==> run a <==
==> flow/design.v <==
module joinC #(parameter N = 5)(
	input [N - 1 : 0] valid_in,
	output reg  [N - 1 : 0] ready_in,
	output valid_out,
	input ready_out
);
	assign valid_out = &valid_in; 
	reg[N - 1 : 0] singleValid;
	integer i, j;
	always @(*)begin
		for(i = 0; i < N; i = i + 1)begin
			singleValid[i] = 1;
			for(j = 0; j < N; j = j + 1)
				if(i != j)
					singleValid[i] = singleValid[i] & valid_in[j];
		end
		for(i = 0; i < N; i = i + 1)begin
			ready_in[i] = singleValid[i] & ready_out;
		end
	end
endmodule
module OEHB #(parameter INPUTS = 1,
		parameter OUTPUTS = 1,
		parameter DATA_IN_SIZE = 32,
		parameter DATA_OUT_SIZE = 32)
	(
		input clk,
		input rst,
		input [INPUTS * (DATA_IN_SIZE)- 1 : 0]data_in_bus,
		input [INPUTS - 1 : 0]valid_in_bus,
		output [INPUTS - 1 : 0] ready_in_bus,
		output [OUTPUTS * (DATA_OUT_SIZE) - 1 : 0]data_out_bus,
		output reg [OUTPUTS - 1 : 0]valid_out_bus,
		input 	[OUTPUTS - 1 : 0] ready_out_bus
);
	wire reg_en;
	reg [DATA_IN_SIZE - 1 : 0] data_reg;
	always@(posedge clk, posedge rst)
		if(rst)
			valid_out_bus[0] <= 0;
		else
			valid_out_bus[0] <= valid_in_bus[0] | ~ready_in_bus[0];
	always@(posedge clk, posedge rst)
		if(rst)
			data_reg <= 0;
		else if(reg_en)
			data_reg <= data_in_bus[0 * DATA_IN_SIZE +: DATA_IN_SIZE];
	assign data_out_bus[0 * DATA_OUT_SIZE +: DATA_OUT_SIZE] = data_reg;
	assign ready_in_bus[0] = ~valid_out_bus[0] | ready_out_bus[0];
	assign reg_en = ready_in_bus[0] & valid_in_bus[0];
endmodule
module delay_buffer #(parameter SIZE = 32) (
	input clk, rst,
	input valid_in, ready_in,
	output valid_out
);
	reg [SIZE - 1 : 0] shift_reg;
	always @(posedge clk)begin
		if(ready_in | rst)
			shift_reg[0] <= valid_in;
	end
	always @(posedge clk)begin
		if(rst)
			shift_reg[SIZE - 1 : 1] <= 0;
		else if(ready_in)
			shift_reg[SIZE - 1 : 1] <= shift_reg[SIZE - 2 : 0];
	end
	assign valid_out = shift_reg[SIZE - 1];
endmodule
module mul_4_stage (
	input clk, ce,
	input[31 : 0] a,
	input [31 : 0] b,
	output [31 : 0] p
);
	reg [31 : 0] a_reg, b_reg, q0, q1, q2;
	wire [63 : 0] mul_wire;
	assign mul_wire = a_reg * b_reg;
	wire [31 : 0] mul;
	assign mul = mul_wire[31 : 0];
	always @(posedge clk)
		if(ce)begin
			a_reg <= a;
			b_reg <= b;
			q0 <= mul;
			q1 <= q0;
			q2 <= q1;
		end
	assign p = q2;
endmodule
module mul_op #(parameter INPUTS = 2,
		parameter OUTPUTS = 1,
		parameter DATA_IN_SIZE = 32,
		parameter DATA_OUT_SIZE = 32)
		(
		input clk,
		input rst,
		input [INPUTS * (DATA_IN_SIZE)- 1 : 0]data_in_bus,
		input [INPUTS - 1 : 0]valid_in_bus,
		output [INPUTS - 1 : 0] ready_in_bus,
		output [OUTPUTS * (DATA_OUT_SIZE) - 1 : 0]data_out_bus,
		output [OUTPUTS - 1 : 0]valid_out_bus,
		input 	[OUTPUTS - 1 : 0] ready_out_bus
);
	localparam LATENCY = 4;
	wire [2 * DATA_OUT_SIZE - 1 : 0] temp_result;
	wire join_valid;
	wire buff_valid, oehb_valid, oehb_ready;
	wire oehb_dataOut, oehb_datain;
	joinC #(.N(INPUTS)) add_fork(.valid_in(valid_in_bus), .ready_in(ready_in_bus), .valid_out(join_valid), .ready_out(oehb_ready));
	mul_4_stage multiply_unit (.clk(clk), .ce(oehb_ready), .a(data_in_bus[0 * DATA_IN_SIZE +: DATA_IN_SIZE]), .b(data_in_bus[1 * DATA_IN_SIZE +: DATA_IN_SIZE]), .p(data_out_bus[0 * DATA_OUT_SIZE +: DATA_OUT_SIZE]));
	delay_buffer #(.SIZE(LATENCY - 1))delay_buff(.clk(clk), .rst(rst), .valid_in(join_valid), .ready_in(oehb_ready), .valid_out(buff_valid));
	OEHB #(.INPUTS(1), .OUTPUTS(1), .DATA_IN_SIZE(1), .DATA_OUT_SIZE(1)) oehb_buffer (.clk(clk), .rst(rst),
										 .data_in_bus(1'b0), .valid_in_bus(buff_valid), .ready_in_bus(oehb_ready),
										 .data_out_bus(oehb_dataOut), .valid_out_bus(valid_out_bus[0]), .ready_out_bus(ready_out_bus[0]));
endmodule
==> flow/run.sh <==
#!/bin/bash
# the make line also repeats each setting of config.mk as NAME=value (left out here)
make -C /OpenROAD-flow-scripts/flow DESIGN_CONFIG=/design/flow/config.mk WORK_HOME=/design/flow/orfs CLKGATE_MAP_FILE= finish
==> flow/config.mk <==
export PLATFORM = sky130hd
export DESIGN_NAME = mul_op
export DESIGN_NICKNAME = mul_op
export VERILOG_FILES = /design/flow/design.v
export SDC_FILE = /design/flow/constraint.sdc
export NUM_CORES = 4
export LEC_CHECK = 0
export ABC_AREA = 1
export CAP_MARGIN = 5
export CELL_PAD_IN_SITES_GLOBAL_PLACEMENT = 1
export CORE_ASPECT_RATIO = 1.72
export CORE_MARGIN = 7
export CORE_UTILIZATION = 17
export CTS_CLUSTER_SIZE = 46
export GPL_ROUTABILITY_DRIVEN = 0
export GPL_TIMING_DRIVEN = 0
export MIN_ROUTING_LAYER = met1
export PLACE_DENSITY_LB_ADDON = 0.05
export SETUP_SLACK_MARGIN = 1.94
export SLEW_MARGIN = 20
export TNS_END_PERCENT = 95
==> flow/constraint.sdc <==
create_clock -name core_clock -period 12.9 [get_ports {clk}]
set_input_delay 2.5800 -clock core_clock [delete_from_list [all_inputs] [get_ports {clk}]]
set_output_delay 2.5800 -clock core_clock [all_outputs]
set_load 0.01 [all_outputs]
==> run b (differences from run a) <==
Settings changed: CAP_MARGIN 5 to 0, CORE_ASPECT_RATIO 1.72 to 0.5, CORE_UTILIZATION 17 to 61, CTS_CLUSTER_DIAMETER set to 240, CTS_CLUSTER_SIZE 46 to 99, GPL_ROUTABILITY_DRIVEN 0 to unset, GPL_TIMING_DRIVEN 0 to unset, PLACE_DENSITY_LB_ADDON 0.05 to 0.28, SETUP_SLACK_MARGIN 1.94 to -1.1, TNS_END_PERCENT 95 to unset.
==> run c (differences from run a) <==
Settings changed: ABC_AREA 1 to unset, CAP_MARGIN 5 to 20, CORE_ASPECT_RATIO 1.72 to 0.5, CORE_UTILIZATION 17 to 61, CTS_CLUSTER_DIAMETER set to 240, CTS_CLUSTER_SIZE 46 to 99, GPL_ROUTABILITY_DRIVEN 0 to unset, GPL_TIMING_DRIVEN 0 to unset, PLACE_DENSITY_LB_ADDON 0.05 to unset, SETUP_SLACK_MARGIN 1.94 to -1.1, TNS_END_PERCENT 95 to unset.
==> results.txt <==
outcome = finished clean
vias post-DR = 13200
initial antenna violation count = 1
fin util = 68.4%
die y size = 145 um
yosys synthesis chip area = 20800 um2
count leader, synth = fa_1
chip area = 39800 um2
sequential cell area share = 21.5%
fill cell count = 2550
mux share = 0.0963%
Core Density at Floorplan = 62.5%
Crit path required time = 13.11 ns
Worst R2R Path Depth = 22
Nets at Floorplan = 2485
initial DRC count = 1003
fa+ha+maj area frac = 46.7%
the above is filed under run c

==> results.txt <==
Finished Cell Area = 25700 um2
mux share = 0%
vias post-DR = 15400
Hold WS = 0.416 ns
grt total ovfl = 0
sequential cell area share = 19.1%
outcome = finished clean
Crit path required time = 13.16 ns
chip area = 140000 um2
fa+ha+maj area frac = 44.3%
yosys synthesis chip area = 21900 um2
die y size = 485 um
count leader, synth = inv_1
Core Density at Floorplan = 17.1%
the above is filed under run a

==> results.txt <==
fill cell count = 2855
Core Density at Floorplan = 62.7%
Worst R2R Path Depth = 27
outcome = finished clean
yosys synthesis chip area = 21900 um2
sequential cell area share = 20.6%
mux share = 0%
Crit path required time = 13.11 ns
initial antenna violation count = 0
die y size = 148 um
count leader, synth = inv_1
fin util = 68.1%
Nets at Floorplan = 3118
the above is filed under run b


---

==> job 4793: inputs <==
// mul_op: RTL as listed in full above, without the edits since
Settings: LEC_CHECK=0, CAP_MARGIN=20, CORE_MARGIN=4, CORE_UTILIZATION=40, HOLD_SLACK_MARGIN=-0.08, SLEW_MARGIN=20; clock period 8.0 ns.
run.sh (not shown) runs the stock make flow with config.mk's settings and CLKGATE_MAP_FILE=.
==> inputs of job 8303, as changes to job 4793 <==
Settings changed: CAP_MARGIN 20 to 25, CORE_MARGIN 4 to 6, CORE_UTILIZATION 40 to 66, HOLD_SLACK_MARGIN -0.08 to 0.25, MIN_ROUTING_LAYER set to met1, TNS_END_PERCENT set to 50.
==> inputs of job 6480, as changes to job 4793 <==
Settings changed: CORE_MARGIN 4 to 2, CORE_UTILIZATION 40 to 70, HOLD_SLACK_MARGIN -0.08 to unset.
==> flow/constraint.sdc (replaced) <==
create_clock -name core_clock -period 6.49 [get_ports {clk}]
set_input_delay 1.2980 -clock core_clock [delete_from_list [all_inputs] [get_ports {clk}]]
set_output_delay 1.2980 -clock core_clock [all_outputs]
set_load 0.01 [all_outputs]
==> results <==
In job 6480 the register-to-register slack is lower than in job 4793, by 1.0 ns. Synthesized cell count is the same in job 4793 and job 8303. Setup slack, lowest first: job 6480, job 8303, job 4793. Job 8303 completed with no timing, DRC or antenna violations. Job 6480 finished but failed the layout checks on setup timing. Job 4793 ran to the end with no violations. Between job 8303 and job 4793, the lower final cell count is in job 8303 (gap about 11%, measured against job 4793). Critical path depth: job 8303 is higher than job 6480 (2). Against job 8303, the clock skew of job 6480 is lower by 0.0025 ns. First-iteration DRC count, highest first: job 6480, job 8303, job 4793. In job 8303 the worst hold slack is lower than in job 6480, by 0.0028 ns.
==> figures <==
| metric | job 4793 | job 6480 | job 8303 |
|---|---|---|---|
| Met3 demand-to-capacity share in global routing | 3.57% | 7.04% | 5.16% |
| Non-clock buffer share of cell area | 5.27% | 12.1% | 5.16% |
| Clk cell area share | 2.52% | 2.35% | 2.52% |
| Log Warnings | 26 | 33 | 28 |
| Master of the slowest instance on the critical path | sky130_fd_sc_hd__edfxtp_1 | sky130_fd_sc_hd__fa_1 | sky130_fd_sc_hd__edfxtp_1 |
| Critical Path Source | multiply_unit.b_reg[8] | multiply_unit.a_reg[15] | multiply_unit.b_reg[9] |
| Combinational cell area excluding buffers and inverters | 14200 um2 | 14700 um2 | 14200 um2 |
| Hold Crit Start | multiply_unit.q1[13] | multiply_unit.q1[15] | multiply_unit.q1[15] |
| Run status | no timing/DRC/antenna violations | complete, but fails checks | no timing/DRC/antenna violations |
| Layout check failures | - | setup timing | - |
| Met3 routed wirelength | 2170 um | 3980 um | 3410 um |
| Core Util, Final | 45.0% | 85.1% | 74.0% |
| Count of cells resized by post-cts repair | 0 | 44 | 0 |
| Worst slew pin tran | 1.08 ns | 0.902 ns | 1.06 ns |
| Vias in the first global route | 14263 | 15445 | 14415 |
